==> flow/design.v <==
module walker( 
   va_rdy_o, pa_o, pa_vld_o, pa_fault_o, pw_c_va_o, pw_c_vld_o,
   l1_va_o, l1_cancel_o, l1_va_vld_o, ch_va_o, ch_va_vld_o, stall_o,
   clk_i, resetn_i, va_i, va_vld_i, pw_c_pa_i, l1_pa_i, l1_pa_vld_i,
   ch_fault_i, stall_i
   );
   input logic clk_i;   
   input logic resetn_i;
   input logic [31:0] va_i;
   input logic        va_vld_i;
   output logic       va_rdy_o;
   output logic[27:0] pa_o;
   output logic       pa_vld_o;
   output logic       pa_fault_o;
   output logic [31:0] pw_c_va_o;
   output logic        pw_c_vld_o;
   input logic [15:0]  pw_c_pa_i;
   output logic[27:0] l1_va_o;
   output logic       l1_cancel_o;
   output logic       l1_va_vld_o;
   input logic [31:0] l1_pa_i;
   input logic        l1_pa_vld_i;
   output logic[27:0] ch_va_o;
   output logic       ch_va_vld_o;
   input logic        ch_fault_i;
   output logic       stall_o;
   input logic        stall_i;
   logic [31:0] va_reg;
   logic [3:0]  pw00_03_va_vld_reg;
   logic        ld05_va_vld_reg;
   logic        cancel_fault_reg;
   logic [27:0] ld_va_reg;
   logic        va_rdy_reg;
   assign pw_c_va_o = va_reg;
   assign pw_c_vld_o = pw00_03_va_vld_reg[0];
   always_ff@(posedge clk_i)
   begin
      if (!resetn_i)
      begin
	 va_reg <= 32'h0;
	 pw00_03_va_vld_reg <= 4'h0;
	 ld_va_reg <= 28'h0;
      end
      else
      begin
	 if (!stall_o && !stall_i)
	 begin
	    if (va_vld_i && va_rdy_o) 
	    begin
	       va_reg <= va_i;
	    end
	    pw00_03_va_vld_reg[3:0] <= {pw00_03_va_vld_reg[2:0], va_vld_i && va_rdy_o};
	    ld_va_reg <= {pw_c_pa_i, va_reg[11:0]};	    
	 end
      end
   end
   assign va_rdy_o = va_rdy_reg || (pw00_03_va_vld_reg[3] && !stall_o && !stall_i);
   always @(posedge clk_i)
   begin
      if (!resetn_i)		 
	va_rdy_reg <= 1'b1;
      else
	begin	    
	   if (va_vld_i && (va_rdy_reg || va_rdy_o)) 
	     va_rdy_reg <= 1'b0;
	   else if (!va_rdy_reg && va_rdy_o)
	     va_rdy_reg <= 1'b1;
	end
   end
   assign l1_va_o     = ld_va_reg;
   assign l1_va_vld_o = pw00_03_va_vld_reg[2] && !stall_i;
   assign ch_va_o = ld_va_reg;
   assign ch_va_vld_o = pw00_03_va_vld_reg[2] && !stall_i;
   assign l1_cancel_o = ch_fault_i && !cancel_fault_reg && pw00_03_va_vld_reg[3];
   always@(posedge clk_i)
   begin
      if (!resetn_i)
      begin
	 cancel_fault_reg <= 1'b0;	 
	 ld05_va_vld_reg <= 1'b0;
      end
      else
      begin
	 if (!stall_o && !stall_i) 
	 begin	 
	    ld05_va_vld_reg <= pw00_03_va_vld_reg[3];
	 end
	 if (pw00_03_va_vld_reg[3])
	   cancel_fault_reg <= l1_cancel_o;
	 else if (cancel_fault_reg && l1_pa_vld_i && !stall_i)
	   cancel_fault_reg <= 1'b0;
      end
   end
   assign stall_o = !ch_fault_i && !l1_pa_vld_i && pw00_03_va_vld_reg[3]; 
   assign pa_o = {va_reg[31:16],l1_pa_i[11:0]};
   assign pa_vld_o = (l1_pa_vld_i || cancel_fault_reg) && pw00_03_va_vld_reg[3];
   assign pa_fault_o = cancel_fault_reg;
endmodule
module PWU 
( 
   va_rdy_o, pa_o, pa_vld_o, pa_fault_o, pw_c_va_o, pw_c_vld_o,
   l1_va_o, l1_cancel_o, l1_va_vld_o, ch_va_o, ch_va_vld_o,
   clk_i, resetn_i, va_i, va_vld_i, pa_rdy_i, pw_c_pa_i, l1_pa_i,
   l1_pa_vld_i, ch_fault_i
   );
   input logic clk_i;   
   input logic resetn_i;
   input logic [31:0] va_i;
   input logic        va_vld_i;
   output logic       va_rdy_o;
   output logic[27:0] pa_o;
   output logic       pa_vld_o;
   output logic       pa_fault_o;
   input logic        pa_rdy_i;
   output logic [31:0] pw_c_va_o;
   output logic        pw_c_vld_o;
   input logic [15:0]  pw_c_pa_i;
   output logic[27:0] l1_va_o;
   output logic       l1_cancel_o;
   output logic       l1_va_vld_o;
   input logic [31:0] l1_pa_i;
   input logic        l1_pa_vld_i;
   output logic[27:0] ch_va_o;
   output logic       ch_va_vld_o;
   input logic        ch_fault_i;
   logic [1:0]      walk_sel_reg;
   logic [3:0][1:0] walk_sel_pw00_03_reg;
   logic walkers_ready_s;
   logic walkers_stall_s;
   logic [3:0]       va_rdy_s;
   logic [3:0][27:0] pa_s;
   logic [3:0]       pa_vld_s;
   logic [3:0]       pa_fault_s;
   logic [3:0][31:0] pw_c_va_s;
   logic [3:0]       pw_c_vld_s;
   logic [3:0][27:0] l1_va_s;
   logic [3:0]       l1_cancel_s;
   logic [3:0]       l1_va_vld_s;
   logic [3:0][27:0] ch_va_s;
   logic [3:0]       ch_va_vld_s;
   logic [3:0]       stall_s;
   logic [3:0]       va_vld_s;
   always_ff@(posedge clk_i)
   begin
      if (!resetn_i)
      begin
	walk_sel_reg <= 2'h0;
	 for (int i=0; i<4;i++)
	   walk_sel_pw00_03_reg[i] <= 2'h0;
      end
      else
      begin
	 if (walkers_ready_s && va_vld_i && !walkers_stall_s)
	 begin
	    walk_sel_reg <= walk_sel_reg + 1; 
	 end
	 if (!walkers_stall_s)
	 begin
	    walk_sel_pw00_03_reg <= {walk_sel_pw00_03_reg[2:0], walk_sel_reg}; 
	 end
      end      
   end
   assign walkers_ready_s = va_rdy_s != 0;
   assign va_rdy_o = walkers_ready_s;
   always_comb
   begin
      va_vld_s = 4'h1;
      for (int i=0; i<4; i++)
	if (walk_sel_reg == i[1:0])
	begin
	   va_vld_s[i] = 1'b1;
	end
   end
   assign pw_c_vld_o = pw_c_vld_s[walk_sel_pw00_03_reg[0]];
   assign pw_c_va_o  = pw_c_va_s[walk_sel_pw00_03_reg[0]];
   assign l1_va_o     = l1_va_s[walk_sel_pw00_03_reg[2]];
   assign l1_va_vld_o = l1_va_vld_s[walk_sel_pw00_03_reg[2]];
   assign ch_va_o = ch_va_s[walk_sel_pw00_03_reg[2]];
   assign ch_va_vld_o = ch_va_vld_s[walk_sel_pw00_03_reg[2]];
   assign l1_cancel_o = l1_cancel_s[walk_sel_pw00_03_reg[3]];
   assign walkers_stall_s = stall_s != 0 || (pa_vld_o && !pa_rdy_i);
   generate
      for (genvar i=0; i<4; i++)
      begin
	 walker walker_inst( 
			    .va_rdy_o		(va_rdy_s[i]),	  
			    .pa_o		(pa_s[i]),	  
			    .pa_vld_o		(pa_vld_s[i]),	  
			    .pa_fault_o		(pa_fault_s[i]),  
			    .pw_c_va_o		(pw_c_va_s[i]),	  
			    .pw_c_vld_o		(pw_c_vld_s[i]),  
			    .l1_va_o		(l1_va_s[i]),	  
			    .l1_cancel_o	(l1_cancel_s[i]),  
			    .l1_va_vld_o	(l1_va_vld_s[i]),  
			    .ch_va_o		(ch_va_s[i]),	  
			    .ch_va_vld_o	(ch_va_vld_s[i]),  
			    .stall_o		(stall_s[i]),	  
			    .clk_i		(clk_i),
			    .resetn_i		(resetn_i),
			    .va_i		(va_i[31:0]),
			    .va_vld_i		(va_vld_s[i]),	  
			    .pw_c_pa_i		(pw_c_pa_i[15:0]),
			    .l1_pa_i		(l1_pa_i[31:0]),
			    .l1_pa_vld_i	(l1_pa_vld_i),
			    .ch_fault_i		(ch_fault_i),
			    .stall_i		(walkers_stall_s));  
      end
   endgenerate
   always_ff@(posedge clk_i)
   begin
      if (!resetn_i)
      begin
	 pa_o       <= 28'h0;
	 pa_vld_o   <= 1'b0;
	 pa_fault_o <= 1'b0;
      end
      else
      begin
	 if (pa_rdy_i || (!pa_rdy_i && !pa_vld_o))
	 begin
	    pa_o       <= pa_s[walk_sel_pw00_03_reg[3]];
	    pa_vld_o   <= pa_vld_s[walk_sel_pw00_03_reg[3]];
	    pa_fault_o <= pa_fault_s[walk_sel_pw00_03_reg[3]] || l1_pa_i[31:12] != 0; 
	 end
      end
   end
endmodule
==> flow/run.sh <==
#!/bin/bash
# the make line also repeats each setting of config.mk as NAME=value (left out here)
make -C /OpenROAD-flow-scripts/flow DESIGN_CONFIG=/design/flow/config.mk WORK_HOME=/design/flow/orfs CLKGATE_MAP_FILE= finish
==> flow/config.mk <==
export PLATFORM = sky130hd
export DESIGN_NAME = PWU
export DESIGN_NICKNAME = PWU
export VERILOG_FILES = /design/flow/design.v
export SDC_FILE = /design/flow/constraint.sdc
export NUM_CORES = 4
export LEC_CHECK = 0
export CAP_MARGIN = 15
export CELL_PAD_IN_SITES_GLOBAL_PLACEMENT = 0
export CORE_MARGIN = 5
export CORE_UTILIZATION = 24
export GPL_ROUTABILITY_DRIVEN = 1
export MIN_ROUTING_LAYER = met2
export PLACE_DENSITY = 0.78
export SETUP_SLACK_MARGIN = 0.53
export SLEW_MARGIN = 40
export TNS_END_PERCENT = 60
==> flow/constraint.sdc <==
create_clock -name core_clock -period 5.42 [get_ports {clk_i}]
set_input_delay 1.0840 -clock core_clock [delete_from_list [all_inputs] [get_ports {clk_i}]]
set_output_delay 1.0840 -clock core_clock [all_outputs]
set_load 0.01 [all_outputs]
==> flow_summary.ini, run 1 <==
; physical design summary
[run_status]
outcome = finished clean

[global_routing]
grt_overflow_total = 0
grt_pass1_vias = 14500
grt_antenna_before_repair = 0
grt_max_degree = 118
grt_usage_pct = 17.6
grt_pass1_wl_um = 54800

[logic_synthesis]
yosysWarnings = 2
yosys_area_um2 = 12800
postSynthAreaPerCell_um2 = 9.73
xor_share_pct = 0
yosysMostFrequentCell = nand2_1
syn_nets = 1408
ys_sh_adder_pct = 0.292
synth.distinct_cells = 34
syn_area_um2 = 12800
synthCells = 1319
synth_top_cell_by_area = dfxtp_1
ys_cells = 1319
flop_cell = dfxtp_1
yosysSeqAreaShare_pct = 47.4
aoi_share_pct = 7.81
common_cells = nand2_1, dfxtp_1, a21oi_1
synthArstFlopShare_pct = 0
area_leaders = dfxtp_1, mux4_2, nand2_1, mux2i_1, a21oi_1
top_area_share_pct = 47.4
ys_ff = 304
mux_share_pct = 24.1
synth.cellmix.simpleShare_pct = 14.6
ys_top_logic_family = multiplexers
synth-edff-count = 0

[floorplanning]
rows = 84
die_y_um = 241
die_w_um = 241
ios = 209
dieArea_um2 = 58200
core_area_um2 = 52800
fp-utilization_pct = 24.3

[power_and_ir_drop]
internal_power_mw = 4.06
power_frac_clock_pct = 43.8
power.leakage_nw = 5.68
comb_cell_power_uw = 603
peakVddDrop_mv = 0.223
maxPowerGroup = registers
switching_share_pct = 24.9
powerDensity_nw_per_um2 = 328
p_seq_share_pct = 45.0
combPwrFrac_pct = 11.2
powerClk_mw = 2.37
switchingPower_mw = 1.34
powerSeq_mw = 2.43

[route]
wire_per_inst_um = 16.5
ant_nets = 0
wirelength_met1_um = 0
firstDrtPassIters = 8
top_layer = met5
first_iter_violations = 1922
drc_errors = 0
drt-total-wl_um = 35700
avgViaCountPerCell = 6.26
vias = 13500
dr_wl_met3_um = 14600
wl_met2_um = 18600

[worst_setup_path]
r2r_cells = 6
r2r-start = genblk1[2].walker_inst.pw00_03_va_vld_reg[3]
slowest_delay_ps = 640
cp_top_family = buffers and inverters
cp_max_fo = 10
crit_top_cell = clkdlybuf4s50_1
arrival_ps = 2960
crit_slowest_cell = clkdlybuf4s50_1
ff2ff_setup_slack_ps = 3090
cp.required_ps = 4340
r2r_end = genblk1[0].walker_inst.va_reg[11]
crit_buf_inv = 2
startpoint_type = input port
setup.worst_path.class = in2out
crit_end = ch_va_vld_o
cp.depth = 5
path_cells = clkdlybuf4s50_1 > or2_1 > o21a_4 > and2_1 > clkdlybuf4s50_1
setup.worst_path.start = l1_pa_vld_i
cp-end-kind = output pin

[clock_network]
ctsRootBufferMaster = clkbuf_16
clock_latency_ps = 540
cts-hold-fix-buffers = 0
postCtsSetupRepairBufs = 0
cts_resized = 0
htree_levels = 2
cts_tree = done
numCtsBuffers = 35
clk_path_buf_depth = 3
clock-sinks = 304
path_clk_slew_ps = 50

[placement]
gp_congestion = 0.765
hpwl_um = 22600
pre_cts_slack_ps = 1430
numPortBuffers = 208

[worst_hold_path]
hold_path_class = reg2reg
min_to = pa_o[25]
worstHoldStart = pa_o[25]
whs_path_depth = 2

[timing]
post-route-min-period_ps = 4040
fin_crit_sh_pct = 74.5
rsz0062_at_grt = no
max_freq_mhz = 248
maxSlewViolCount = 0
setup_ws_ps = 1380
hold_viol = 0
slew_headroom_pct = 44.4
tightest_slew_ps = 834
setup_viol = 0
setup_tns_ps = 0
finClkSkew_ps = 35.8

[final_layout]
area_growth_pct = 28.2
layout.nets = 1538

[run]
warning_count = 31
drv_cap = 0
==> metrics by stage <==
stage	power (mW)	area [um^2]	hold slack, ps	std cells	util, %
after CTS	5.45	16400	445	2159	31.1
after floorplan	2.81	12800	432	1319	-
after global routing	5.62	16400	462	2161	31.2
after global placement	3.05	15200	428	2096	28.8
final	5.40	16400	445	2162	31.2
after detailed placement	3.07	15300	439	2098	28.9
==> final cells by class <==
cell class | count | area [um^2]
multi-input cells | 878 | 6040
clock inverters | 10 | 110
well taps | 688 | 861
inverters | 4 | 20.0
fillers | 5339 | 36300
clock buffers | 51 | 1020
flip-flops and latches | 304 | 6100
repair buffers | 226 | 2300
diodes | 1 | 2.50
==> metal layers <==
layer / GRT usage [%] / vias up
li1: - / 4714
met1: - / 4823
met2: 21.0 / 3646
met3: 24.7 / 337
met4: 3.25 / 6
met5: 3.36 / -
==> inputs of run 2 (changes only) <==
Settings changed: ABC_AREA set to 1, CAP_MARGIN 15 to 20, CELL_PAD_IN_SITES_GLOBAL_PLACEMENT 0 to not set, CORE_MARGIN 5 to 2, CORE_UTILIZATION 24 to 40, GPL_ROUTABILITY_DRIVEN 1 to 0, GPL_TIMING_DRIVEN set to 0, HOLD_SLACK_MARGIN set to 0.24, MIN_ROUTING_LAYER met2 to not set, PLACE_DENSITY 0.78 to not set, PLACE_DENSITY_LB_ADDON set to 0.22, SETUP_SLACK_MARGIN 0.53 to not set, SLEW_MARGIN 40 to 20, TNS_END_PERCENT 60 to 80.
Clock period 5.42 ns to 4.0 ns, I/O delays scaled along.
==> run 2 against run 1 <==
Net effect:
- now fails the layout checks on negative setup slack
- total power up 86%
- die size is 42% lower
- wire length increased by 37%
- via count up 2.2%
- sequential power is 52% higher
- setup slack worse by 1400 ps
- sequential share of layout area down 0.54 points
- register-to-register slack got worse by 1200 ps
- final cell count rose by 14%
- flip-flop count stayed put
- first-iteration DRC count decreased by 17%
- synthesized cell count rose by 36%
- critical path type is now reg2out
- largest cell class unchanged
==> flow_summary.ini, run 2 <==
; physical design summary
[logic_synthesis]
ys_ff = 304
area_leaders = dfxtp_1, o21ai_0, nor2_1, o22ai_1, a21oi_1
mux_share_pct = 0
common_cells = nor2_1, o21ai_0, dfxtp_1
aoi_share_pct = 23.6
yosysWarnings = 2
yosysMostFrequentCell = nor2_1
synth.distinct_cells = 28
xor_share_pct = 0
syn_nets = 1889
ys_sh_adder_pct = 0.290
yosysSeqAreaShare_pct = 47.0
syn_area_um2 = 13000
top_area_share_pct = 47.0
ys_top_logic_family = AND-OR/OR-AND gates
ys_cells = 1800
synth-edff-count = 0
synth_top_cell_by_area = dfxtp_1
synthCells = 1800
yosys_area_um2 = 13000
synth.cellmix.simpleShare_pct = 21.3
flop_cell = dfxtp_1
postSynthAreaPerCell_um2 = 7.20
synthArstFlopShare_pct = 0

[floorplanning]
die_w_um = 184
rows = 65
dieArea_um2 = 33800
die_y_um = 184
ios = 209
fp-utilization_pct = 40.9
core_area_um2 = 31700

[power_and_ir_drop]
powerDensity_nw_per_um2 = 603
combPwrFrac_pct = 31.7
peakVddDrop_mv = 0.302
switching_share_pct = 33.8
p_seq_share_pct = 36.9
comb_cell_power_mw = 3.18
switchingPower_mw = 3.39
internal_power_mw = 6.64
power.leakage_nw = 7.07
maxPowerGroup = registers
power_mw = 10.0
powerSeq_mw = 3.70
power_frac_clock_pct = 31.4
powerClk_mw = 3.16

[worst_setup_path]
r2r-start = walk_sel_pw00_03_reg[7]
r2r_end = pa_o[26]
setup.worst_path.class = reg2out
r2r_cells = 6
arrival_ps = 3220
startpoint_type = flop
cp.depth = 5
cp.required_ps = 3200
crit_buf_inv = 3
cp_top_family = buffers and inverters
cp-end-kind = output pin
cp_max_fo = 10
setup.worst_path.start = walk_sel_pw00_03_reg[0]
crit_slowest_cell = buf_1
crit_end = pw_c_va_o[0]
ff2ff_setup_slack_ps = 1850
slowest_delay_ps = 680
path_cells = clkbuf_1 > buf_1 > nor2_1 > o22ai_1 > clkdlybuf4s50_1

[final_layout]
fill_cells = 3130
layout.nets = 2132
flop_area_um2 = 6090
mi_logic_area_um2 = 5860
area_growth_pct = 28.5
stdcell_count = 2467

[route]
avgViaCountPerCell = 5.60
vias = 13800
firstDrtPassIters = 7
drc_errors = 0
first_iter_violations = 1603
drt-total-wl_um = 48800
n_antenna_cell = 0
ant_nets = 0
wire_per_inst_um = 19.8

[global_routing]
grt_pass1_vias = 13200
met3_usage_pct = 4.18
grt_pass1_wl_um = 74300
met2_usage_pct = 46.6
grt_usage_pct = 28.3
grt_antenna_before_repair = 0
grt_overflow_total = 0
met1_usage_pct = 36.9
globalRoute.busiestLayer = met2
grt_max_degree = 14

[timing]
setup_ws_ps = -17.6
tightest_slew_ps = 820
slew_headroom_pct = 45.3
maxSlewViolCount = 0
max_freq_mhz = 249
hold_viol = 0
finClkSkew_ps = 13.9
rsz0062_at_grt = no
setup_viol = 3
fin_crit_sh_pct = 100
post-route-min-period_ps = 4020

[placement]
pre_cts_slack_ps = 42.8
numPortBuffers = 207
dp_cells = 2409
hpwl_um = 33800

[run_status]
outcome = finished with violations
violations = negative setup slack

[run]
drv_cap = 0
warning_count = 28

[clock_network]
path_clk_slew_ps = 60
postCtsSetupRepairBufs = 0
clock-sinks = 304
clk_path_buf_depth = 3
ctsRootBufferMaster = clkbuf_16
htree_levels = 2
numCtsBuffers = 34
cts_tree = done
clock_latency_ps = 520

[worst_hold_path]
worstHoldStart = genblk1[2].walker_inst.ld_va_reg[17]
min_to = genblk1[2].walker_inst.ld_va_reg[17]
hold_path_class = reg2reg
whs_path_depth = 2
## run 2: through the flow
stage / setup TNS, ps / utilization (%) / area, um^2 / hold slack [ps]
final: -43.7 / 52.5 / 16700 / 464
after global routing: 0 / 52.5 / 16700 / 478
after CTS: 0 / 52.5 / 16600 / 462
after detailed placement: 0 / 49.0 / 15500 / 452
after global placement: 0 / 49.0 / 15500 / 448
after floorplan: 0 / - / 13000 / 441
## run 2: repair_timing
item                       CTS  global route
hold buffers                 0             0
gates resized                2             8
setup endpoints to repair    6            17
## run 2: layer usage
metal,wire length (um),share of wire [%]
met5,0,0
met4,2040,4.2
met3,4550,9.3
met2,22100,45
met1,20000,41
## run 2: layout make-up
class	instances	area share [%]
multi-input cells	1274	35.2
clock inverters	11	0.654
inverters	48	1.08
repair buffers	207	12.4
flip-flops and latches	304	36.5
well taps	402	3.02
clock buffers	47	6.01
plain buffers	174	5.07
==> inputs of run 3 (changes only) <==
Settings changed: ABC_AREA 1 to not set, GPL_ROUTABILITY_DRIVEN 0 to not set, GPL_TIMING_DRIVEN 0 to not set, HOLD_SLACK_MARGIN 0.24 to not set, PLACE_DENSITY_LB_ADDON 0.22 to not set, TNS_END_PERCENT 80 to not set.
Clock period 4.0 ns to 4.24 ns, I/O delays scaled along.
==> run 3 against run 2 <==
Net effect:
- now clean on timing, DRC and antenna
- clock skew up 5.1 ps
- setup slack better by 720 ps
- synthesized cell count down 27%
- clock power down 6.6%
- flip-flop count unchanged
- synthesized area down 0.95%
- first-iteration DRC count down 53%
- global-route usage down 9.4 points
- critical endpoint is now ch_va_vld_o
- largest cell class unchanged
- highest routed layer unchanged
==> flow_summary.ini, run 3 <==
; physical design summary
[route]
drt-total-wl_um = 31900
firstDrtPassIters = 4
wire_per_inst_um = 17.0
avgViaCountPerCell = 5.17
vias = 9720
first_iter_violations = 754
drc_errors = 0
ant_nets = 0

[final_layout]
final_cell_area_um2 = 16100
area_growth_pct = 25.4
utilization_pct = 51.0
fill_cells = 2964
layout.nets = 1542

[placement]
hpwl_um = 19200
gp_congestion = 0.787
dpl_cell_area_um2 = 14900
numPortBuffers = 208

[logic_synthesis]
syn_nets = 1408
xor_share_pct = 0
syn_area_um2 = 12800
ys_cells = 1319
synth.distinct_cells = 34
synth-edff-count = 0
yosysSeqAreaShare_pct = 47.4
synth_top_cell_by_area = dfxtp_1
ys_sh_adder_pct = 0.292
top_area_share_pct = 47.4
synth.cellmix.simpleShare_pct = 14.6
aoi_share_pct = 7.81
ys_ff = 304
postSynthAreaPerCell_um2 = 9.73
yosysMostFrequentCell = nand2_1
area_leaders = dfxtp_1, mux4_2, nand2_1, mux2i_1, a21oi_1
common_cells = nand2_1, dfxtp_1, a21oi_1
yosys_area_um2 = 12800
synthArstFlopShare_pct = 0
mux_share_pct = 24.1
synthCells = 1319
flop_cell = dfxtp_1
yosysWarnings = 2
ys_top_logic_family = multiplexers

[worst_setup_path]
setup.worst_path.start = l1_pa_vld_i
crit_buf_inv = 2
crit_slowest_cell = clkdlybuf4s50_1
crit_top_cell = clkdlybuf4s50_1
cp.depth = 5
cp.required_ps = 3390
arrival_ps = 2690
ff2ff_setup_slack_ps = 1870
path_cells = clkdlybuf4s50_1 > or2_1 > o21a_4 > and2_1 > clkdlybuf4s50_1
slowest_delay_ps = 560
crit_end = ch_va_vld_o
cp-end-kind = output pin
startpoint_type = input port
r2r_cells = 5
r2r_end = walk_sel_reg[0]
setup.worst_path.class = in2out
r2r-start = genblk1[0].walker_inst.pw00_03_va_vld_reg[3]
cp_top_family = buffers and inverters
cp_max_fo = 10

[global_routing]
grt_antenna_before_repair = 1
grt_max_degree = 137
grt_usage_pct = 18.9
grt_pass1_vias = 9672
grt_pass1_wl_um = 51000
grt_overflow_total = 0

[power_and_ir_drop]
combPwrFrac_pct = 11.1
peakVddDrop_mv = 0.311
power_mw = 6.80
power.leakage_nw = 5.70
maxPowerGroup = registers
powerClk_mw = 2.95
comb_cell_power_uw = 758
internal_power_mw = 5.19
switching_share_pct = 23.7
powerDensity_nw_per_um2 = 423
switchingPower_mw = 1.61
power_frac_clock_pct = 43.4
p_seq_share_pct = 45.5
powerSeq_mw = 3.09

[floorplanning]
core_area_um2 = 31600
die_w_um = 183
die_y_um = 183
dieArea_um2 = 33500
rows = 65
ios = 209
fp-utilization_pct = 40.7

[worst_hold_path]
min_to = walk_sel_pw00_03_reg[5]
worstHoldStart = walk_sel_pw00_03_reg[3]
hold_path_class = reg2reg
whs_path_depth = 2

[timing]
finClkSkew_ps = 19.0
maxSlewViolCount = 0
setup_viol = 0
tightest_slew_ps = 1010
hold_viol = 0
slew_headroom_pct = 32.4
setup_tns_ps = 0
fin_crit_sh_pct = 83.3
rsz0062_at_grt = no
post-route-min-period_ps = 3530
fin_hold_ws_ps = 439
max_freq_mhz = 283

[clock_network]
clock-sinks = 304
numCtsBuffers = 35
htree_levels = 2
ctsRootBufferMaster = clkbuf_16
postCtsSetupRepairBufs = 0
clk_path_buf_depth = 3
cts_tree = done
cts_resized = 0
cts-hold-fix-buffers = 0
clock_latency_ps = 520
path_clk_slew_ps = 60

[run]
warning_count = 31
drv_cap = 0

[run_status]
outcome = finished clean
run 3: stage by stage:
stage | std cells | setup slack [ps]
2_1_floorplan | 1319 | 1110
3_3_place_gp | 1817 | 737
3_5_place_dp | 1817 | 715
4_1_cts | 1879 | 708
5_1_grt | 1880 | 607
6_report | 1881 | 707
run 3: area by class of cell:
type                            count  area (um^2)  area share [%]
Antenna cell                        1         2.50          0.0155
Clock buffer                       56         1070            6.62
Clock inverter                      6         70.1           0.435
Inverter                            4         17.5           0.109
Multi-Input combinational cell    878         6040            37.5
Sequential cell                   304         6090            37.8
Tap cell                          402          503            3.12
Timing Repair Buffer              230         2310            14.4
run 3: per-layer routing:
| metal | up-vias | routed length, um | share of wire (%) | track usage [%] |
|---|---|---|---|---|
| met5 | - | 0 | 0 | 0 |
| met4 | 0 | 547 | 1.7 | 4.42 |
| met3 | 38 | 1580 | 5.0 | 3.49 |
| met2 | 215 | 15100 | 47 | 31.6 |
| met1 | 4722 | 14700 | 46 | 25.6 |
| li1 | 4745 | - | - | - |
==> inputs of run 4 (changes only) <==
Settings changed: CORE_UTILIZATION 40 to 72, CTS_CLUSTER_DIAMETER set to 188, CTS_CLUSTER_SIZE set to 26, HOLD_SLACK_MARGIN set to -0.08, MAX_ROUTING_LAYER set to met4, PLACE_DENSITY_LB_ADDON set to 0.2, SETUP_SLACK_MARGIN set to 1.04, TNS_END_PERCENT set to 5.
Clock period 4.24 ns to 3.49 ns, I/O delays scaled along.
==> run 4 against run 3 <==
Net effect:
- still clean on timing, DRC and antenna
- sequential share of layout area up 2.1 points
- critical endpoint is now pw_c_va_o[30]
- clock power down 37%
- clock-buffer cell count down 41
- combinational power up 26%
- first-iteration DRC count up 19%
- critical path depth unchanged
- register-to-register slack worse by 760 ps
==> flow_summary.ini, run 4 <==
; physical design summary
[placement]
hpwl_um = 20200
numPortBuffers = 208
gp_congestion = 0.843
pre_cts_slack_ps = 328
dp_cells = 1642

[global_routing]
grt_overflow_total = 0
grt_usage_pct = 37.7
grt_pass1_wl_um = 54000
grt_pass1_vias = 10700
grt_max_degree = 114
grt_antenna_before_repair = 0

[logic_synthesis]
yosysMostFrequentCell = nand2_1
postSynthAreaPerCell_um2 = 9.73
common_cells = nand2_1, dfxtp_1, a21oi_1
synthArstFlopShare_pct = 0
synthCells = 1319
top_area_share_pct = 47.4
mux_share_pct = 24.1
yosysSeqAreaShare_pct = 47.4
synth.cellmix.simpleShare_pct = 14.6
syn_nets = 1408
synth-edff-count = 0
ys_sh_adder_pct = 0.292
yosys_area_um2 = 12800
flop_cell = dfxtp_1
ys_ff = 304
ys_cells = 1319
aoi_share_pct = 7.81
ys_top_logic_family = multiplexers
synth.distinct_cells = 34
area_leaders = dfxtp_1, mux4_2, nand2_1, mux2i_1, a21oi_1
yosysWarnings = 2
xor_share_pct = 0
syn_area_um2 = 12800
synth_top_cell_by_area = dfxtp_1

[final_layout]
utilization_pct = 88.1
layout.nets = 1547
stdcell_count = 1682
fill_cells = 793
area_growth_pct = 19.2

[worst_setup_path]
path_cells = buf_12 > buf_16 > buf_8 > mux4_2 > buf_6
setup.worst_path.start = walk_sel_pw00_03_reg[1]
cp-end-kind = output pin
r2r_cells = 5
cp_max_fo = 7
cp.depth = 5
arrival_ps = 1920
crit_buf_inv = 4
crit_slowest_cell = mux4_2
slowest_delay_ps = 500
startpoint_type = flop
ff2ff_setup_slack_ps = 1110
r2r_end = genblk1[3].walker_inst.ld_va_reg[20]
crit_end = pw_c_va_o[30]
cp.required_ps = 2790
r2r-start = genblk1[1].walker_inst.pw00_03_va_vld_reg[3]
setup.worst_path.class = reg2out
cp_top_family = buffers and inverters

[power_and_ir_drop]
switchingPower_mw = 1.68
powerClk_mw = 1.86
powerDensity_nw_per_um2 = 430
p_seq_share_pct = 57.2
power.leakage_nw = 5.70
peakVddDrop_mv = 0.431
comb_cell_power_uw = 955
powerSeq_mw = 3.77
internal_power_mw = 4.90
switching_share_pct = 25.5
maxPowerGroup = registers
power_frac_clock_pct = 28.3
combPwrFrac_pct = 14.5

[timing]
rsz0062_at_grt = yes
fin_crit_sh_pct = 74.9
setup_ws_ps = 875
hold_viol = 0
slew_headroom_pct = 34.3
finClkSkew_ps = 10.9
setup_tns_ps = 0
tightest_slew_ps = 985
post-route-min-period_ps = 2620
maxSlewViolCount = 0
setup_viol = 0
max_freq_mhz = 382

[route]
first_iter_violations = 899
vias = 10700
n_antenna_cell = 0
wire_per_inst_um = 20.8
firstDrtPassIters = 5
avgViaCountPerCell = 6.34
drt-total-wl_um = 35100
ant_nets = 0
drc_errors = 0

[floorplanning]
die_y_um = 138
ios = 209
fp-utilization_pct = 73.9
rows = 48
core_area_um2 = 17400
die_w_um = 138
dieArea_um2 = 18900

[run_status]
outcome = finished clean

[worst_hold_path]
worstHoldStart = walk_sel_pw00_03_reg[3]
hold_path_class = reg2reg
min_to = walk_sel_pw00_03_reg[5]
whs_path_depth = 2

[clock_network]
cts_tree = done
numCtsBuffers = 15
clock-sinks = 304
clk_path_buf_depth = 3
clock_latency_ps = 490
path_clk_slew_ps = 100
htree_levels = 1
ctsRootBufferMaster = clkbuf_16

[run]
warning_count = 33
drv_cap = 0
## run 4: through the flow
step                      power (mW)  area (um^2)  hold WS [ps]
after global routing            6.75        15300           473
after floorplan                 4.36        12900           432
after CTS                       6.53        15300           450
after detailed placement        4.76        14800           438
final                           6.58        15300           451
after global placement          4.72        14800           429
## run 4: layout make-up
type / instances / area, um^2 / area share (%)
inverters: 4 / 17.5 / 0.115
clock inverters: 1 / 8.76 / 0.0573
multi-input cells: 878 / 6060 / 39.6
repair buffers: 255 / 2450 / 16.0
clock buffers: 15 / 375 / 2.45
flip-flops and latches: 304 / 6100 / 39.9
well taps: 225 / 282 / 1.84
## run 4: repair_timing
item | in CTS | in global routing
buffers inserted | 16 | 1
hold endpoints to repair | 0 | 0
cloned | 7 | 0
resized | 391 | 24
hold buffers | 0 | 0
pin swaps | 1 | 1
endpoints found under the setup margin | 161 | 185
## run 4: metal layers
metal / GRT usage [%] / up-vias / part of all wire (%)
met2: 63.6 / 593 / 50
met1: 44.9 / 5174 / 36
met5: - / - / 0
met4: 16.9 / 0 / 4.7
met3: 5.92 / 146 / 8.8
li1: - / 4749 / -
==> inputs of run 5 (changes only) <==
Settings changed: CAP_MARGIN 20 to 0, CTS_CLUSTER_DIAMETER 188 to 102, CTS_CLUSTER_SIZE 26 to not set, HOLD_SLACK_MARGIN -0.08 to not set, MAX_ROUTING_LAYER met4 to not set, PLACE_DENSITY_LB_ADDON 0.2 to 0.18, SETUP_SLACK_MARGIN 1.04 to not set, TNS_END_PERCENT 5 to not set.
Clock period 3.49 ns to 2.42 ns, I/O delays scaled along.
==> run 5 against run 4 <==
Net effect:
- now fails the layout checks on negative setup slack
- critical path type unchanged
- synthesized area is the same
- critical endpoint is now ch_va_o[9]
- sequential share of layout area is 1.9 points lower
- hold slack lost 72 ps
- largest cell class unchanged
==> flow_summary.ini, run 5 <==
; physical design summary
[run]
warning_count = 39
drv_cap = 0

[worst_hold_path]
hold_path_class = in2reg
whs_path_depth = 3
worstHoldStart = resetn_i
min_to = genblk1[2].walker_inst.va_reg[19]

[timing]
fin_hold_ws_ps = 380
rsz0062_at_grt = yes
post-route-min-period_ps = 2580
setup_viol = 41
max_freq_mhz = 387
slew_headroom_pct = 25.3
maxSlewViolCount = 0
tightest_slew_ps = 1120
finClkSkew_ps = 14.2
setup_ws_ps = -164
fin_crit_sh_pct = 107
hold_viol = 0

[clock_network]
clock_latency_ps = 550
clk_path_buf_depth = 3
numCtsBuffers = 29
cts_tree = done
htree_levels = 1
clock-sinks = 304
cts-hold-fix-buffers = 0
ctsRootBufferMaster = clkbuf_16
path_clk_slew_ps = 70

[route]
firstDrtPassIters = 12
ant_nets = 0
avgViaCountPerCell = 7.01
wire_per_inst_um = 27.0
drt-total-wl_um = 47100
drc_errors = 0
first_iter_violations = 2157
vias = 12200

[worst_setup_path]
cp-end-kind = output pin
arrival_ps = 2100
cp_top_family = multiplexers
setup.worst_path.start = walk_sel_pw00_03_reg[5]
r2r-start = genblk1[2].walker_inst.pw00_03_va_vld_reg[3]
setup.worst_path.class = reg2out
path_cells = buf_12 > buf_6 > buf_6 > mux4_2 > buf_6
crit_end = ch_va_o[9]
cp.required_ps = 1940
startpoint_type = flop
cp.depth = 5
cp_max_fo = 6
crit_slowest_cell = mux4_2
crit_top_cell = buf_6
r2r_cells = 6
crit_buf_inv = 4
ff2ff_setup_slack_ps = -100
slowest_delay_ps = 580
r2r_end = genblk1[2].walker_inst.ld_va_reg[2]

[placement]
hpwl_um = 20200
dp_cells = 1656
gp_congestion = 0.827
numPortBuffers = 208
dpl_cell_area_um2 = 14900
pre_cts_slack_ps = -102

[logic_synthesis]
ys_ff = 304
synthCells = 1319
synth.distinct_cells = 34
synth-edff-count = 0
xor_share_pct = 0
yosys_area_um2 = 12800
yosysSeqAreaShare_pct = 47.4
aoi_share_pct = 7.81
yosysWarnings = 2
synth.cellmix.simpleShare_pct = 14.6
yosysMostFrequentCell = nand2_1
flop_cell = dfxtp_1
ys_top_logic_family = multiplexers
mux_share_pct = 24.1
ys_cells = 1319
synthArstFlopShare_pct = 0
top_area_share_pct = 47.4
common_cells = nand2_1, dfxtp_1, a21oi_1
area_leaders = dfxtp_1, mux4_2, nand2_1, mux2i_1, a21oi_1
syn_nets = 1408
syn_area_um2 = 12800
postSynthAreaPerCell_um2 = 9.73
synth_top_cell_by_area = dfxtp_1
ys_sh_adder_pct = 0.292

[global_routing]
grt_max_degree = 117
grt_pass1_wl_um = 63400
grt_overflow_total = 0
grt_pass1_vias = 11700
grt_antenna_before_repair = 3
grt_usage_pct = 44.2

[run_status]
violations = negative setup slack
outcome = finished with violations

[power_and_ir_drop]
powerSeq_mw = 5.48
maxPowerGroup = registers
comb_cell_power_mw = 1.51
power_frac_clock_pct = 40.3
combPwrFrac_pct = 12.9
power.leakage_nw = 6.11
switchingPower_mw = 3.05
powerDensity_nw_per_um2 = 728
internal_power_mw = 8.64
powerClk_mw = 4.71
p_seq_share_pct = 46.8
peakVddDrop_mv = 0.655
switching_share_pct = 26.1

[floorplanning]
ios = 209
core_area_um2 = 17400
die_y_um = 138
die_w_um = 138
rows = 48
fp-utilization_pct = 73.9
dieArea_um2 = 18900

[final_layout]
layout.nets = 1588
stdcell_count = 1748
area_growth_pct = 25.2
final_cell_area_um2 = 16100
## run 5: final cells by class
cell class / count / area (um^2)
diodes: 2 / 5.00
clock buffers: 48 / 917
clock inverters: 5 / 50.0
fillers: 566 / 1290
inverters: 4 / 17.5
multi-input cells: 878 / 6030
flip-flops and latches: 304 / 6100
well taps: 225 / 282
repair buffers: 282 / 2660
## run 5: what timing repair did
item	in CTS	in global routing
pin swaps	1	0
buffers inserted	18	16
setup endpoints to repair	93	60
cloned	5	1
gates resized	284	103
## run 5: through the flow
step	utilization [%]	power [mW]	TNS, ps
final	92.6	11.7	-3460
after global routing	92.5	11.9	-3520
after CTS	91.4	11.4	-3350
after detailed placement	85.9	6.88	-2920
after global placement	85.9	6.82	-724
after floorplan	-	6.28	0
## run 5: routing by layer
metal | wire (um) | share of wire, % | GRT usage, %
met4 | 4960 | 11 | 31.3
met1 | 14400 | 31 | 51.0
met2 | 20500 | 44 | 71.2
met5 | 13 | 0.028 | 0
met3 | 7180 | 15 | 12.1
==> inputs of run 6 (changes only) <==
Settings changed: CAP_MARGIN 0 to 20, CORE_ASPECT_RATIO set to 1.18, CORE_UTILIZATION 72 to 40, CTS_CLUSTER_DIAMETER 102 to not set, HOLD_SLACK_MARGIN set to 0.23, PLACE_DENSITY_LB_ADDON 0.18 to not set.
Clock period 2.42 ns to 4.0 ns, I/O delays scaled along.
==> run 6 against run 5 <==
Net effect:
- synthesized area unchanged
- now clean on timing, DRC and antenna
- non-clock buffer count shrank 49
- hold slack better by 67 ps
- clock power is 34% lower
- setup slack better by 690 ps
- first-iteration DRC count shrank 74%
- via count down 21%
- final cell count increased by 7.7%
==> flow_summary.ini, run 6 <==
; physical design summary
[run_status]
outcome = finished clean

[route]
firstDrtPassIters = 4
vias = 9656
avgViaCountPerCell = 5.13
first_iter_violations = 561
wire_per_inst_um = 17.1
ant_nets = 0
drt-total-wl_um = 32200
drc_errors = 0

[logic_synthesis]
mux_share_pct = 24.1
ys_top_logic_family = multiplexers
ys_ff = 304
synth-edff-count = 0
yosys_area_um2 = 12800
yosysWarnings = 2
aoi_share_pct = 7.81
area_leaders = dfxtp_1, mux4_2, nand2_1, mux2i_1, a21oi_1
xor_share_pct = 0
syn_nets = 1408
top_area_share_pct = 47.4
synth.distinct_cells = 34
synth_top_cell_by_area = dfxtp_1
syn_area_um2 = 12800
yosysMostFrequentCell = nand2_1
common_cells = nand2_1, dfxtp_1, a21oi_1
postSynthAreaPerCell_um2 = 9.73
synthArstFlopShare_pct = 0
yosysSeqAreaShare_pct = 47.4
synth.cellmix.simpleShare_pct = 14.6
synthCells = 1319
ys_cells = 1319
flop_cell = dfxtp_1
ys_sh_adder_pct = 0.292

[worst_setup_path]
crit_slowest_cell = clkdlybuf4s50_1
path_cells = clkdlybuf4s50_1 > or2_1 > o21a_4 > and2_1 > clkdlybuf4s50_1
crit_end = l1_va_vld_o
cp.depth = 5
cp.required_ps = 3200
ff2ff_setup_slack_ps = 1640
setup.worst_path.start = ch_fault_i
cp_top_family = buffers and inverters
cp_max_fo = 7
crit_top_cell = clkdlybuf4s50_1
cp-end-kind = output pin
setup.worst_path.class = in2out
r2r_cells = 5
arrival_ps = 2670
r2r_end = genblk1[2].walker_inst.ld_va_reg[20]
startpoint_type = input port
r2r-start = genblk1[0].walker_inst.pw00_03_va_vld_reg[3]
crit_buf_inv = 2
slowest_delay_ps = 600

[clock_network]
clk_path_buf_depth = 3
cts_tree = done
path_clk_slew_ps = 60
postCtsSetupRepairBufs = 0
clock_latency_ps = 500
cts_resized = 0
htree_levels = 2
numCtsBuffers = 34
cts-hold-fix-buffers = 0
ctsRootBufferMaster = clkbuf_16
clock-sinks = 304

[timing]
hold_viol = 0
setup_tns_ps = 0
max_freq_mhz = 288
finClkSkew_ps = 11.9
setup_viol = 0
fin_crit_sh_pct = 86.7
slew_headroom_pct = 36.9
post-route-min-period_ps = 3470
rsz0062_at_grt = no
tightest_slew_ps = 946
maxSlewViolCount = 0

[global_routing]
grt_usage_pct = 19.2
grt_pass1_wl_um = 51800
grt_pass1_vias = 9539
grt_max_degree = 87
grt_antenna_before_repair = 3
grt_overflow_total = 0

[power_and_ir_drop]
powerDensity_nw_per_um2 = 447
maxPowerGroup = registers
comb_cell_power_uw = 806
power.leakage_nw = 5.72
powerSeq_mw = 3.28
combPwrFrac_pct = 11.2
switching_share_pct = 23.7
switchingPower_mw = 1.71
power_frac_clock_pct = 43.2
internal_power_mw = 5.50
powerClk_mw = 3.11
p_seq_share_pct = 45.6
power_mw = 7.20
peakVddDrop_mv = 0.291

[floorplanning]
core_area_um2 = 31700
rows = 71
die_y_um = 199
dieArea_um2 = 33500
die_w_um = 169
fp-utilization_pct = 40.5
ios = 209

[placement]
dp_cells = 1820
numPortBuffers = 208
gp_congestion = 0.752
hpwl_um = 20300
dpl_cell_area_um2 = 15000

[final_layout]
fill_cells = 2930
utilization_pct = 50.8
stdcell_count = 1882
final_cell_area_um2 = 16100
area_growth_pct = 25.6
layout.nets = 1544

[worst_hold_path]
whs_path_depth = 2
worstHoldStart = walk_sel_pw00_03_reg[3]
min_to = walk_sel_pw00_03_reg[5]
hold_path_class = reg2reg

[run]
drv_cap = 0
warning_count = 28
[run 6: layout make-up]
cell class	count	area, um^2	area share, %
flip-flops and latches	304	6090	37.8
multi-input cells	878	6040	37.4
repair buffers	233	2330	14.4
clock buffers	52	1090	6.77
well taps	401	502	3.11
clock inverters	8	48.8	0.303
inverters	4	17.5	0.109
diodes	2	5.00	0.0310
[run 6: routing by layer]
| layer | global-route usage (%) | vias up | share of wire, % |
|---|---|---|---|
| met2 | 33.5 | 184 | 50 |
| met1 | 24.1 | 4645 | 44 |
| met4 | 5.81 | 2 | 2.4 |
| met5 | 0 | - | 0.050 |
| li1 | - | 4769 | - |
| met3 | 3.72 | 56 | 4.3 |
[run 6: metrics by stage]
stage               setup WS, ps  hold slack (ps)
floorplan                    970              432
global placement             562              430
detailed placement           534              436
CTS                          494              443
global route                 429              462
finish                       530              447
==> inputs of run 7 (changes only) <==
Settings changed: ABC_AREA set to 1, CAP_MARGIN 20 to 35, CELL_PAD_IN_SITES_DETAIL_PLACEMENT set to 1, CELL_PAD_IN_SITES_GLOBAL_PLACEMENT set to 1, CORE_ASPECT_RATIO 1.18 to 0.99, CORE_MARGIN 2 to 8, CTS_CLUSTER_SIZE set to 43, GPL_ROUTABILITY_DRIVEN set to 1, HOLD_SLACK_MARGIN 0.23 to 0.09, MIN_ROUTING_LAYER set to met2, SETUP_SLACK_MARGIN set to 1.2, SLEW_MARGIN 20 to 40.
==> run 7 against run 6 <==
Net effect:
- still clean
- sequential share of layout area shrank 1.6 points
- global-route usage rose by 18 points
- synthesized cell count rose by 36%
- wire length increased by 56%
- clock-buffer cell count is the same
- non-clock buffer count up 33
- hold slack gained 14 ps
- clock power is 3% higher
- maximum frequency up 17%
- final cell count is 27% higher
- core utilization grew 2.0 points
==> flow_summary.ini, run 7 <==
; physical design summary
[logic_synthesis]
synth-edff-count = 0
yosys_area_um2 = 13000
synthArstFlopShare_pct = 0
mux_share_pct = 0
ys_cells = 1800
yosysSeqAreaShare_pct = 47.0
syn_nets = 1889
yosysMostFrequentCell = nor2_1
xor_share_pct = 0
synth.distinct_cells = 28
postSynthAreaPerCell_um2 = 7.20
common_cells = nor2_1, o21ai_0, dfxtp_1
top_area_share_pct = 47.0
flop_cell = dfxtp_1
yosysWarnings = 2
ys_top_logic_family = AND-OR/OR-AND gates
area_leaders = dfxtp_1, o21ai_0, nor2_1, o22ai_1, a21oi_1
synthCells = 1800
synth.cellmix.simpleShare_pct = 21.3
ys_ff = 304
synth_top_cell_by_area = dfxtp_1
ys_sh_adder_pct = 0.290
aoi_share_pct = 23.6
syn_area_um2 = 13000

[worst_setup_path]
arrival_ps = 2180
crit_slowest_cell = clkdlybuf4s50_1
crit_buf_inv = 4
r2r_cells = 10
cp-end-kind = output pin
setup.worst_path.start = l1_pa_vld_i
crit_end = ch_va_vld_o
cp.required_ps = 3200
ff2ff_setup_slack_ps = 1570
path_cells = clkdlybuf4s15_2 > inv_2 > nand2_2 > inv_2 > nand2_4 > nand2_8 > a21oi_2 > clkdlybuf4s50_1
slowest_delay_ps = 550
startpoint_type = input port
crit_top_cell = inv_2
cp.depth = 8
cp_top_family = buffers and inverters
cp_max_fo = 6
r2r-start = genblk1[0].walker_inst.pw00_03_va_vld_reg[3]
r2r_end = genblk1[1].walker_inst.va_reg[11]
setup.worst_path.class = in2out

[final_layout]
layout.nets = 2021
mi_logic_area_um2 = 6020
area_growth_pct = 30.0
fill_cells = 3955
utilization_pct = 52.8
final_cell_area_um2 = 16800
stdcell_count = 2388
flop_area_um2 = 6100

[power_and_ir_drop]
powerClk_mw = 3.19
switching_share_pct = 35.4
internal_power_mw = 6.49
power.leakage_nw = 7.58
comb_cell_power_mw = 3.15
combPwrFrac_pct = 31.3
switchingPower_mw = 3.56
maxPowerGroup = registers
powerSeq_mw = 3.71
power_mw = 10.0
powerDensity_nw_per_um2 = 597
peakVddDrop_mv = 0.301
p_seq_share_pct = 36.9
power_frac_clock_pct = 31.8

[timing]
maxSlewViolCount = 0
max_freq_mhz = 336
tightest_slew_ps = 586
rsz0062_at_grt = yes
finClkSkew_ps = 16.8
setup_viol = 0
fin_hold_ws_ps = 461
post-route-min-period_ps = 2980
fin_crit_sh_pct = 74.4
slew_headroom_pct = 60.9
hold_viol = 0
setup_ws_ps = 1020
setup_tns_ps = 0

[placement]
dpl_cell_area_um2 = 15100
numPortBuffers = 208
hpwl_um = 26900
gp_congestion = 0.758
dp_cells = 2296
pre_cts_slack_ps = 480

[worst_hold_path]
hold_path_class = reg2reg
worstHoldStart = genblk1[1].walker_inst.ld_va_reg[20]
whs_path_depth = 2
min_to = genblk1[1].walker_inst.ld_va_reg[20]

[route]
drt-total-wl_um = 50300
vias = 18100
drc_errors = 0
wire_per_inst_um = 21.1
firstDrtPassIters = 8
first_iter_violations = 2805
ant_nets = 0
avgViaCountPerCell = 7.57

[floorplanning]
dieArea_um2 = 38400
die_y_um = 195
rows = 65
fp-utilization_pct = 40.6
core_area_um2 = 31900
ios = 209
die_w_um = 197

[clock_network]
ctsRootBufferMaster = clkbuf_16
numCtsBuffers = 36
path_clk_slew_ps = 60
cts_tree = done
cts-hold-fix-buffers = 0
clk_path_buf_depth = 3
htree_levels = 2
clock_latency_ps = 530
clock-sinks = 304

[global_routing]
grt_usage_pct = 37.5
grt_pass1_vias = 19800
grt_overflow_total = 0
grt_pass1_wl_um = 76600
grt_antenna_before_repair = 0
grt_max_degree = 232

[run_status]
outcome = finished clean

[run]
warning_count = 38
drv_cap = 0
## run 7: timing repair
| item | in CTS | in global routing |
|---|---|---|
| endpoints found under the hold margin | 0 | 0 |
| pin swaps | 9 | 12 |
| gates cloned | 9 | 2 |
| endpoints found under the setup margin | 114 | 83 |
| buffers inserted | 11 | 10 |
| resized | 135 | 62 |
## run 7: final cells by class
cell class,instances,area share (%)
diodes,2,0.0297
repair inverters,1,0.0520
clock buffers,52,6.13
inverters,48,1.25
flip-flops and latches,304,36.2
multi-input cells,1275,35.8
well taps,435,3.23
clock inverters,5,0.297
repair buffers,266,17.0
## run 7: layer usage
metal | track usage [%] | vias up | wire [um]
met2 | 44.7 | 5070 | 25200
met3 | 49.7 | 533 | 20600
met1 | - | 6233 | 0
met4 | 7.44 | 16 | 4110
met5 | 12.2 | - | 355
li1 | - | 6233 | -
==> inputs of run 8 (changes only) <==
Settings changed: CAP_MARGIN 35 to 40, CELL_PAD_IN_SITES_DETAIL_PLACEMENT 1 to not set, CELL_PAD_IN_SITES_GLOBAL_PLACEMENT 1 to not set, CORE_ASPECT_RATIO 0.99 to not set, CORE_MARGIN 8 to 2, CORE_UTILIZATION 40 to 72, CTS_CLUSTER_DIAMETER set to 382, CTS_CLUSTER_SIZE 43 to 16, GPL_ROUTABILITY_DRIVEN 1 to not set, HOLD_SLACK_MARGIN 0.09 to not set, MIN_ROUTING_LAYER met2 to not set, PLACE_DENSITY set to 0.38, SETUP_SLACK_MARGIN 1.2 to -0.14, SLEW_MARGIN 40 to 20.
Clock period 4.0 ns to 2.04 ns, I/O delays scaled along.
==> run 8 against run 7 <==
Net effect:
- the layout now fails its checks (negative setup slack)
- flip-flop count is the same
- critical path depth shrank 3
- via count shrank 24%
- combinational power grew about 80%
- sequential power grew 96%
- clock-buffer cell count shrank 30
- critical endpoint is now pw_c_va_o[6]
==> flow_summary.ini, run 8 <==
; physical design summary
[floorplanning]
ios = 209
die_y_um = 138
core_area_um2 = 17800
die_w_um = 138
dieArea_um2 = 19100
fp-utilization_pct = 72.9
rows = 49

[worst_hold_path]
worstHoldStart = resetn_i
whs_path_depth = 3
hold_path_class = in2reg
min_to = pa_vld_o

[logic_synthesis]
yosysMostFrequentCell = nor2_1
mux_share_pct = 0
top_area_share_pct = 47.0
xor_share_pct = 0
postSynthAreaPerCell_um2 = 7.20
common_cells = nor2_1, o21ai_0, dfxtp_1
syn_area_um2 = 13000
ys_sh_adder_pct = 0.290
ys_top_logic_family = AND-OR/OR-AND gates
synth_top_cell_by_area = dfxtp_1
yosys_area_um2 = 13000
yosysWarnings = 2
synth.distinct_cells = 28
aoi_share_pct = 23.6
ys_ff = 304
synthCells = 1800
area_leaders = dfxtp_1, o21ai_0, nor2_1, o22ai_1, a21oi_1
synthArstFlopShare_pct = 0
syn_nets = 1889
ys_cells = 1800
yosysSeqAreaShare_pct = 47.0
flop_cell = dfxtp_1
synth-edff-count = 0
synth.cellmix.simpleShare_pct = 21.3

[timing]
tightest_slew_ps = 820
rsz0062_at_grt = yes
setup_ws_ps = -164
slew_headroom_pct = 45.2
fin_crit_sh_pct = 108
finClkSkew_ps = 8.14
post-route-min-period_ps = 2200
hold_viol = 0
maxSlewViolCount = 0
max_freq_mhz = 454
setup_viol = 68

[clock_network]
numCtsBuffers = 22
path_clk_slew_ps = 70
htree_levels = 1
clk_path_buf_depth = 3
clock-sinks = 304
ctsRootBufferMaster = clkbuf_16
clock_latency_ps = 530
cts_tree = done

[final_layout]
mi_logic_area_um2 = 6000
layout.nets = 2026
utilization_pct = 88.8
area_growth_pct = 21.9
flop_area_um2 = 6100
fill_cells = 857
stdcell_count = 2165

[route]
avgViaCountPerCell = 6.36
drt-total-wl_um = 40300
drc_errors = 0
n_antenna_cell = 0
ant_nets = 0
firstDrtPassIters = 6
first_iter_violations = 2023
vias = 13800
wire_per_inst_um = 18.6

[global_routing]
grt_pass1_vias = 13100
grt_pass1_wl_um = 63700
grt_max_degree = 96
grt_usage_pct = 39.6
grt_antenna_before_repair = 0
grt_overflow_total = 0

[power_and_ir_drop]
internal_power_mw = 10.9
powerSeq_mw = 7.28
combPwrFrac_pct = 33.7
power.leakage_nw = 6.98
maxPowerGroup = registers
switching_share_pct = 35.5
comb_cell_power_mw = 5.68
peakVddDrop_mv = 0.849
power_frac_clock_pct = 23.2
powerClk_mw = 3.91
p_seq_share_pct = 43.1
powerDensity_nw_per_um2 = 1070
switchingPower_mw = 5.99

[worst_setup_path]
cp-end-kind = output pin
crit_slowest_cell = dfxtp_4
crit_end = pw_c_va_o[6]
slowest_delay_ps = 430
crit_buf_inv = 3
ff2ff_setup_slack_ps = -100
cp_max_fo = 17
cp.required_ps = 1630
arrival_ps = 1800
cp_top_family = buffers and inverters
path_cells = inv_8 > buf_12 > o21ai_2 > o22ai_1 > dlygate4sd2_1
cp.depth = 5
startpoint_type = flop
r2r-start = genblk1[3].walker_inst.pw00_03_va_vld_reg[3]
setup.worst_path.class = reg2out
r2r_cells = 8
setup.worst_path.start = walk_sel_pw00_03_reg[0]
r2r_end = genblk1[3].walker_inst.va_reg[13]

[placement]
dp_cells = 2135
hpwl_um = 23600
pre_cts_slack_ps = -446
numPortBuffers = 208
gp_congestion = 0.941

[run]
warning_count = 32
drv_cap = 0

[run_status]
outcome = finished with violations
violations = negative setup slack
==> run 8: area by class of cell <==
| class | instances | share of cell area (%) |
|---|---|---|
| sequential | 304 | 38.6 |
| clock inverter | 1 | 0.103 |
| tap | 229 | 1.81 |
| multi-input combinational | 1274 | 38.0 |
| clock buffer | 22 | 3.49 |
| inverter | 48 | 1.22 |
| timing repair buffer | 287 | 16.8 |
==> run 8: through the flow <==
| step | setup TNS, ps | hold WS, ps | instance area, um^2 | total power, mW |
|---|---|---|---|---|
| after global placement | -47470 | 448 | 15300 | 12.8 |
| after CTS | -8690 | 341 | 16000 | 16.7 |
| after floorplan | 0 | 441 | 13000 | 10.5 |
| final | -4320 | 346 | 15800 | 16.9 |
| after detailed placement | -60710 | 452 | 15300 | 13.1 |
| after global routing | -11390 | 365 | 15800 | 17.5 |
==> run 8: metal layers <==
layer / GRT usage (%) / up-vias / wire, um
met5: 0 / - / 0
met4: 21.4 / 0 / 2170
met3: 6.75 / 255 / 4470
met2: 68.1 / 1032 / 19300
met1: 47.6 / 6229 / 14400
li1: - / 6249 / -
==> run 8: what timing repair did <==
action | in CTS | in global routing
hold endpoints to repair | 0 | 0
pin swaps | 10 | 15
setup buffers | 4 | 2
gates cloned | 4 | 0
endpoints found under the setup margin | 93 | 75
gates resized | 243 | 136
hold buffers | 0 | 0
==> inputs of run 9 (changes only) <==
Settings changed: ABC_AREA 1 to not set, CTS_CLUSTER_DIAMETER 382 to 106.
Clock period 2.04 ns to 2.22 ns, I/O delays scaled along.
==> run 9 against run 8 <==
Net effect:
- design area rose by 0.31%
- combinational power decreased by 72%
- synthesized cell count decreased by 27%
- the layout still fails its checks (negative setup slack)
- clock power down 6.6%
- total power decreased by 34%
==> flow_summary.ini, run 9 <==
; physical design summary
[power_and_ir_drop]
powerDensity_nw_per_um2 = 707
power.leakage_nw = 5.96
powerSeq_mw = 5.93
comb_cell_power_mw = 1.60
power_mw = 11.2
switchingPower_mw = 2.83
maxPowerGroup = registers
power_frac_clock_pct = 32.7
powerClk_mw = 3.65
p_seq_share_pct = 53.0
combPwrFrac_pct = 14.3
switching_share_pct = 25.3
peakVddDrop_mv = 0.613
internal_power_mw = 8.37

[worst_hold_path]
hold_path_class = in2reg
whs_path_depth = 3
min_to = genblk1[2].walker_inst.va_reg[12]
worstHoldStart = resetn_i

[worst_setup_path]
crit_end = pw_c_va_o[3]
arrival_ps = 1940
cp_top_family = multiplexers
setup.worst_path.start = walk_sel_pw00_03_reg[1]
cp.depth = 4
cp.required_ps = 1780
setup.worst_path.class = reg2out
slowest_delay_ps = 540
crit_buf_inv = 3
crit_slowest_cell = mux4_2
r2r_end = genblk1[1].walker_inst.ld_va_reg[26]
startpoint_type = flop
cp_max_fo = 7
r2r-start = genblk1[0].walker_inst.pw00_03_va_vld_reg[3]
cp-end-kind = output pin
ff2ff_setup_slack_ps = 50
crit_top_cell = buf_6
r2r_cells = 6
path_cells = buf_12 > buf_6 > mux4_2 > buf_6

[logic_synthesis]
yosys_area_um2 = 12800
yosysWarnings = 2
ys_sh_adder_pct = 0.292
yosysSeqAreaShare_pct = 47.4
synth-edff-count = 0
synth.distinct_cells = 34
area_leaders = dfxtp_1, mux4_2, nand2_1, mux2i_1, a21oi_1
syn_area_um2 = 12800
synthArstFlopShare_pct = 0
ys_cells = 1319
ys_top_logic_family = multiplexers
postSynthAreaPerCell_um2 = 9.73
synth_top_cell_by_area = dfxtp_1
xor_share_pct = 0
synthCells = 1319
ys_ff = 304
mux_share_pct = 24.1
synth.cellmix.simpleShare_pct = 14.6
flop_cell = dfxtp_1
common_cells = nand2_1, dfxtp_1, a21oi_1
syn_nets = 1408
yosysMostFrequentCell = nand2_1
top_area_share_pct = 47.4
aoi_share_pct = 7.81

[clock_network]
numCtsBuffers = 22
clock_latency_ps = 520
ctsRootBufferMaster = clkbuf_16
cts_tree = done
clock-sinks = 304
path_clk_slew_ps = 70
clk_path_buf_depth = 3
cts-hold-fix-buffers = 0
htree_levels = 1

[final_layout]
area_growth_pct = 23.4
layout.nets = 1589
final_cell_area_um2 = 15800

[timing]
setup_viol = 91
setup_ws_ps = -163
slew_headroom_pct = 64.2
hold_viol = 0
rsz0062_at_grt = yes
finClkSkew_ps = 11.9
max_freq_mhz = 420
post-route-min-period_ps = 2380
tightest_slew_ps = 537
fin_crit_sh_pct = 107
maxSlewViolCount = 0

[global_routing]
grt_usage_pct = 39.6
grt_overflow_total = 0
grt_pass1_vias = 11200
grt_pass1_wl_um = 57700
grt_antenna_before_repair = 0
grt_max_degree = 78

[floorplanning]
die_y_um = 138
rows = 48
ios = 209
dieArea_um2 = 18900
fp-utilization_pct = 73.9
die_w_um = 138
core_area_um2 = 17400

[route]
wire_per_inst_um = 22.6
avgViaCountPerCell = 6.43
n_antenna_cell = 0
drt-total-wl_um = 39000
ant_nets = 0
drc_errors = 0
vias = 11100
firstDrtPassIters = 7
first_iter_violations = 1135

[run_status]
outcome = finished with violations
violations = negative setup slack

[placement]
hpwl_um = 21600
numPortBuffers = 208
gp_congestion = 0.848
dpl_cell_area_um2 = 15200

[run]
warning_count = 32
drv_cap = 0
==> run 9: metrics by stage <==
stage          setup slack, ps  std cells  utilization (%)  hold slack, ps  TNS, ps
2_1_floorplan            -98.0       1319                -             432    -98.0
3_3_place_gp              -237       1673             87.3             433   -21370
3_5_place_dp              -302       1673             87.3             443   -29470
4_1_cts                   -249       1714             90.8             336   -10660
5_1_grt                   -180       1724             91.3             349   -11500
6_report                  -163       1724             91.3             333    -9070
==> run 9: layout make-up <==
class                      instances  area, um^2
tap                              225         282
sequential                       304        6100
timing repair buffer             290        2840
inverter                           4        17.5
clock buffer                      23         576
fill                             682        1520
multi-input combinational        878        6030
==> run 9: repair_timing <==
action                                  4_1_cts  5_1_grt
buffers inserted                             18       12
pin swaps                                     0        1
endpoints found under the setup margin       93       73
gates cloned                                  2        2
endpoints found under the hold margin         0        0
gates resized                               249       91
==> run 9: metal layers <==
layer | vias to the layer above | wire length (um) | track usage, % | share of wire, %
met5 | - | 0 | 0 | 0
met4 | 0 | 2340 | 21.3 | 6.0
met3 | 216 | 4020 | 8.76 | 10
met2 | 787 | 19500 | 69.8 | 50
met1 | 5257 | 13200 | 44.7 | 34
li1 | 4829 | - | - | -
==> inputs of run 10 (changes only) <==
Settings changed: ABC_AREA set to 0, CAP_MARGIN 40 to 20, CELL_PAD_IN_SITES_DETAIL_PLACEMENT set to 2, CELL_PAD_IN_SITES_GLOBAL_PLACEMENT set to 1, CORE_ASPECT_RATIO set to 1.91, CORE_UTILIZATION 72 to 19, CTS_CLUSTER_DIAMETER 106 to not set, CTS_CLUSTER_SIZE 16 to not set, GPL_TIMING_DRIVEN set to 1, HOLD_SLACK_MARGIN set to 0.26, PLACE_DENSITY 0.38 to not set, PLACE_DENSITY_LB_ADDON set to 0.11, SETUP_SLACK_MARGIN -0.14 to 0.02, TNS_END_PERCENT set to 15.
Clock period 2.22 ns to 2.74 ns, I/O delays scaled along.
==> run 10 against run 9 <==
Net effect:
- global-route usage down 26 points
- now clean on timing, DRC and antenna
- non-clock buffer count down 16
- highest routed layer is now met5
- critical path type unchanged
- clock power grew 25%
==> flow_summary.ini, run 10 <==
; physical design summary
[run_status]
outcome = finished clean

[power_and_ir_drop]
power_frac_clock_pct = 43.1
maxPowerGroup = registers
powerDensity_nw_per_um2 = 621
switching_share_pct = 25.9
switchingPower_mw = 2.75
comb_cell_power_mw = 1.25
peakVddDrop_mv = 0.398
powerSeq_mw = 4.80
combPwrFrac_pct = 11.7
p_seq_share_pct = 45.1
internal_power_mw = 7.88
power.leakage_nw = 6.30
power_mw = 10.6
powerClk_mw = 4.58

[global_routing]
grt_max_degree = 86
globalRoute.busiestLayer = met2
met3_usage_pct = 2.34
grt_overflow_total = 0
grt_antenna_before_repair = 1
grt_usage_pct = 13.4
grt_pass1_wl_um = 71100
met2_usage_pct = 25.9
grt_pass1_vias = 11500
met1_usage_pct = 14.5

[worst_setup_path]
ff2ff_setup_slack_ps = 570
cp_max_fo = 5
cp-end-kind = output pin
r2r-start = genblk1[0].walker_inst.pw00_03_va_vld_reg[3]
cp.depth = 4
cp_top_family = buffers and inverters
startpoint_type = flop
setup.worst_path.start = walk_sel_pw00_03_reg[5]
crit_buf_inv = 3
path_cells = buf_12 > bufbuf_16 > mux4_2 > dlygate4sd2_1
r2r_cells = 6
setup.worst_path.class = reg2out
slowest_delay_ps = 500
arrival_ps = 2090
crit_slowest_cell = mux4_2
crit_end = ch_va_o[12]
cp.required_ps = 2190
r2r_end = genblk1[3].walker_inst.ld_va_reg[16]

[logic_synthesis]
flop_cell = dfxtp_1
yosysMostFrequentCell = nand2_1
yosysWarnings = 2
ys_cells = 1319
synth.cellmix.simpleShare_pct = 14.6
top_area_share_pct = 47.4
synth_top_cell_by_area = dfxtp_1
common_cells = nand2_1, dfxtp_1, a21oi_1
aoi_share_pct = 7.81
synthArstFlopShare_pct = 0
yosysSeqAreaShare_pct = 47.4
yosys_area_um2 = 12800
ys_ff = 304
mux_share_pct = 24.1
synth.distinct_cells = 34
xor_share_pct = 0
ys_sh_adder_pct = 0.292
syn_nets = 1408
syn_area_um2 = 12800
area_leaders = dfxtp_1, mux4_2, nand2_1, mux2i_1, a21oi_1
postSynthAreaPerCell_um2 = 9.73
synthCells = 1319
synth-edff-count = 0
ys_top_logic_family = multiplexers

[route]
vias = 10200
drt-total-wl_um = 46200
wire_per_inst_um = 19.4
avgViaCountPerCell = 4.28
ant_nets = 0
drc_errors = 0
first_iter_violations = 233
firstDrtPassIters = 4

[placement]
dp_cells = 2317
dpl_cell_area_um2 = 16000
hpwl_um = 31800
numPortBuffers = 208
gp_congestion = 0.700
pre_cts_slack_ps = -59.7

[final_layout]
layout.nets = 1588
area_growth_pct = 33.3
final_cell_area_um2 = 17100
utilization_pct = 25.6
stdcell_count = 2383
fill_cells = 7503

[timing]
post-route-min-period_ps = 2640
setup_ws_ps = 104
rsz0062_at_grt = yes
fin_crit_sh_pct = 96.2
fin_hold_ws_ps = 449
finClkSkew_ps = 16.4
setup_viol = 0
setup_tns_ps = 0
slew_headroom_pct = 58.0
max_freq_mhz = 379
tightest_slew_ps = 630
maxSlewViolCount = 0
hold_viol = 0

[clock_network]
path_clk_slew_ps = 60
ctsRootBufferMaster = clkbuf_16
clk_path_buf_depth = 3
numCtsBuffers = 37
clock_latency_ps = 540
cts_tree = done
clock-sinks = 304
htree_levels = 2

[worst_hold_path]
whs_path_depth = 2
worstHoldStart = pa_o[24]
min_to = pa_o[24]
hold_path_class = reg2reg

[floorplanning]
fp-utilization_pct = 19.2
dieArea_um2 = 69800
die_w_um = 192
die_y_um = 363
rows = 131
core_area_um2 = 66900
ios = 209

[run]
warning_count = 30
drv_cap = 0
[run 10: layer usage]
| layer | up-vias | part of all wire [%] |
|---|---|---|
| li1 | 4823 | - |
| met2 | 183 | 54 |
| met1 | 5140 | 39 |
| met5 | - | 0.019 |
| met3 | 51 | 4.1 |
| met4 | 2 | 2.4 |
[run 10: cell type report]
type / count / area, um^2 / share of cell area, %
sequential: 304 / 6100 / 35.6
multi-input combinational: 878 / 6060 / 35.4
antenna: 1 / 2.50 / 0.0146
inverter: 4 / 20.0 / 0.117
timing repair buffer: 274 / 2790 / 16.3
tap: 864 / 1080 / 6.32
clock inverter: 3 / 15.0 / 0.0877
clock buffer: 55 / 1040 / 6.10
[run 10: what timing repair did]
| item | CTS | global route |
|---|---|---|
| setup endpoints to repair | 88 | 11 |
| resized | 104 | 10 |
| hold buffers | 0 | 0 |
| hold endpoints to repair | 0 | 0 |
| buffers inserted | 5 | 0 |
| cloned | 2 | 0 |
Power figures rest on the tool's default switching activity, not on a simulated workload.
